Setup of tundra:
// top_module_d11
module top_module_d11(
    i_clk,
    i_reset,
    i_start,
    i_load,
    i_enc_dec,
    i_pt1,
    i_pt2,
    i_key1,
    i_key2,
    i_r,
    o_ct1,
    o_ct2,
    o_done
);
input  i_start;
input  i_clk;
input  i_reset;
input  i_enc_dec;
input  i_load;
input  [191 : 0] i_r;
input  [63 : 0] i_pt1;
input  [63 : 0] i_pt2;
input  [127 : 0] i_key1;
input  [127 : 0] i_key2;
output wire [63 : 0] o_ct1;
output wire [63 : 0] o_ct2;
output wire o_done;
parameter IDLE = 2'b0, ROUND_FW = 2'b10, ROUND_BW = 2'b11, HALT = 2'b01;
reg [3 : 0] rnd_cnt;
reg [3 : 0] rnd_next;
reg  subrnd_cnt;
reg  subrnd_next;
reg [1 : 0] state;
reg [1 : 0] next_state;
reg done_reg;
reg done_next;
reg sel1, sel2, sel3, sel4;
reg [3 : 0] rc_sel;
wire rk_sel;
wire [3 : 0] rc_in_xor;
reg enc_dec_reg;
reg enc_dec_next;
wire  [63:0] RCarray [15 : 0];
reg [63 : 0] RC_in;
assign  RCarray[0]  =  64'h0;
assign  RCarray[1]  =  64'h0;
assign  RCarray[2]  =  64'h0;
assign  RCarray[3]  =  64'h13198a2e03707344;
assign  RCarray[4]  =  64'ha4093822299f31d0;
assign  RCarray[5]  =  64'h082efa98ec4e6c89;
assign  RCarray[6]  =  64'h452821e638d01377;
assign  RCarray[7]  =  64'hbe5466cf34e90c6c;
assign  RCarray[8]  =  64'h7ef84f78fd955cb1;
  ...
make LEC_CHECK=0 CAP_MARGIN=20 CORE_ASPECT_RATIO=0.72 CORE_MARGIN=2 CORE_UTILIZATION=72 CTS_CLUSTER_DIAMETER=347 CTS_CLUSTER_SIZE=37 HOLD_SLACK_MARGIN=0.3 PLACE_DENSITY_LB_ADDON=0.05 SETUP_SLACK_MARGIN=1.47 SLEW_MARGIN=20 finish   # period 5.15 ns
run.sh (not shown) runs the stock make flow with config.mk's settings and CLKGATE_MAP_FILE=.
Flow for tundra halted at global routing (5_1_grt), error code GRT-0232.
Modified inputs, violet compared to tundra
Settings: removing HOLD_SLACK_MARGIN (formerly 0.3); changing CORE_UTILIZATION from 72 to 40; changing SETUP_SLACK_MARGIN from 1.47 to 0.1; removing CTS_CLUSTER_DIAMETER (formerly 347); removing CTS_CLUSTER_SIZE (formerly 37); removing CORE_ASPECT_RATIO (formerly 0.72); removing PLACE_DENSITY_LB_ADDON (formerly 0.05); changing the clock period (ns, I/O delays scaled along) from 5.15 to 5.75.
- violet: flow completed, timing, DRC and antenna clean
- Comparing post-CTS resize count for tundra and violet, the smaller number came from violet.
- In terms of post-synthesis share of cell area spent on and, or, nand and nor gates, violet and tundra differ only marginally.
- From tundra to violet, count of flip-flops with a built-in enable after synthesis did not move at all.
- Delta (violet minus tundra): pre-CTS worst setup slack has decreased; number of buffers inserted during clock tree synthesis has increased; placed cell area has increased.
- As of violet, die boundary height had risen by more than half compared to tundra.
- Total half-perimeter wirelength after legalization and detailed placement went up by more than 10% going from tundra to violet.
- Die extent in x: violet vs tundra up 46 µm
- In the tables for tundra and violet, number of placed cells counting well taps reads higher with violet.
The inputs of maple differ from those of violet as listed below.
Settings: changing CORE_UTILIZATION from 40 to 58; removing SETUP_SLACK_MARGIN (formerly 0.1); changing the clock period (ns, I/O delays scaled along) from 5.75 to 4.04.
Findings:
Peak fanout along the critical path: maple < violet. Compared maple vs violet, and final setup violation count is up in maple. Measured against each other, violet and maple differ in worst path setup slack after routing, the higher figure coming from violet. Compared to violet, the router laid down less metal wire for maple. Across violet and maple, a clean result was obtained everywhere but in maple.

top_module_d11 again, from the RTL that the note above started with.
make LEC_CHECK=0 ABC_AREA=0 CAP_MARGIN=0 CELL_PAD_IN_SITES_GLOBAL_PLACEMENT=3 CORE_ASPECT_RATIO=1.15 CORE_MARGIN=2 CORE_UTILIZATION=72 CTS_CLUSTER_DIAMETER=134 CTS_CLUSTER_SIZE=14 HOLD_SLACK_MARGIN=0.01 PLACE_DENSITY_LB_ADDON=0.0 SETUP_SLACK_MARGIN=0.7 SLEW_MARGIN=25 finish   # period 2.4 ns
The baseline did not get past 3_1_place_gp_skip_io.
Change:
==> flow/config.mk (replaced) <==
export PLATFORM = sky130hd
export DESIGN_NAME = top_module_d11
export DESIGN_NICKNAME = top_module_d11
export VERILOG_FILES = /design/flow/design.v
export SDC_FILE = /design/flow/constraint.sdc
export NUM_CORES = 4
export LEC_CHECK = 0
export ABC_AREA = 0
export CAP_MARGIN = 25
export CELL_PAD_IN_SITES_GLOBAL_PLACEMENT = 0
export CORE_ASPECT_RATIO = 1.46
export CORE_MARGIN = 2
export CORE_UTILIZATION = 54
export CTS_CLUSTER_DIAMETER = 134
export HOLD_SLACK_MARGIN = 0.01
export SLEW_MARGIN = 25
==> flow/constraint.sdc (replaced) <==
create_clock -name core_clock -period 3.51 [get_ports {i_clk}]
set_input_delay 0.7020 -clock core_clock [delete_from_list [all_inputs] [get_ports {i_clk}]]
set_output_delay 0.7020 -clock core_clock [all_outputs]
set_load 0.01 [all_outputs]
Result: The changed run finished but failed the layout checks on negative setup slack; synthesized area does not change; die area came out higher by a quarter to a third; synthesized cell count is unchanged.
Change:
--- a/flow/config.mk
+++ b/flow/config.mk
@@ -8,9 +8,10 @@
 export ABC_AREA = 0
 export CAP_MARGIN = 25
-export CELL_PAD_IN_SITES_GLOBAL_PLACEMENT = 0
+export CELL_PAD_IN_SITES_GLOBAL_PLACEMENT = 3
 export CORE_ASPECT_RATIO = 1.46
-export CORE_MARGIN = 2
-export CORE_UTILIZATION = 54
+export CORE_MARGIN = 8
+export CORE_UTILIZATION = 30
 export CTS_CLUSTER_DIAMETER = 134
 export HOLD_SLACK_MARGIN = 0.01
+export PLACE_DENSITY = 0.4
 export SLEW_MARGIN = 25
Effect: The changed run finished but failed the layout checks on negative setup slack; synthesized area stays the same; wire length grows by 17%; non-clock buffer count climbs by 190.
Change:
==> flow/config.mk (replaced) <==
export PLATFORM = sky130hd
export DESIGN_NAME = top_module_d11
export DESIGN_NICKNAME = top_module_d11
export VERILOG_FILES = /design/flow/design.v
export SDC_FILE = /design/flow/constraint.sdc
export NUM_CORES = 4
export LEC_CHECK = 0
export ABC_AREA = 1
export CAP_MARGIN = 25
export CELL_PAD_IN_SITES_DETAIL_PLACEMENT = 1
export CELL_PAD_IN_SITES_GLOBAL_PLACEMENT = 3
export CORE_ASPECT_RATIO = 1.46
export CORE_MARGIN = 4
export CORE_UTILIZATION = 30
export CTS_CLUSTER_DIAMETER = 132
export HOLD_SLACK_MARGIN = 0.02
export MIN_ROUTING_LAYER = met2
export PLACE_DENSITY_LB_ADDON = 0.24
export SETUP_SLACK_MARGIN = 0.66
export SLEW_MARGIN = 0
The changed run reached the layout checks and failed them: negative setup slack.
Wire length rises by a quarter to a third.
Cell area hardly moves.
Sequential cell count stays the same.
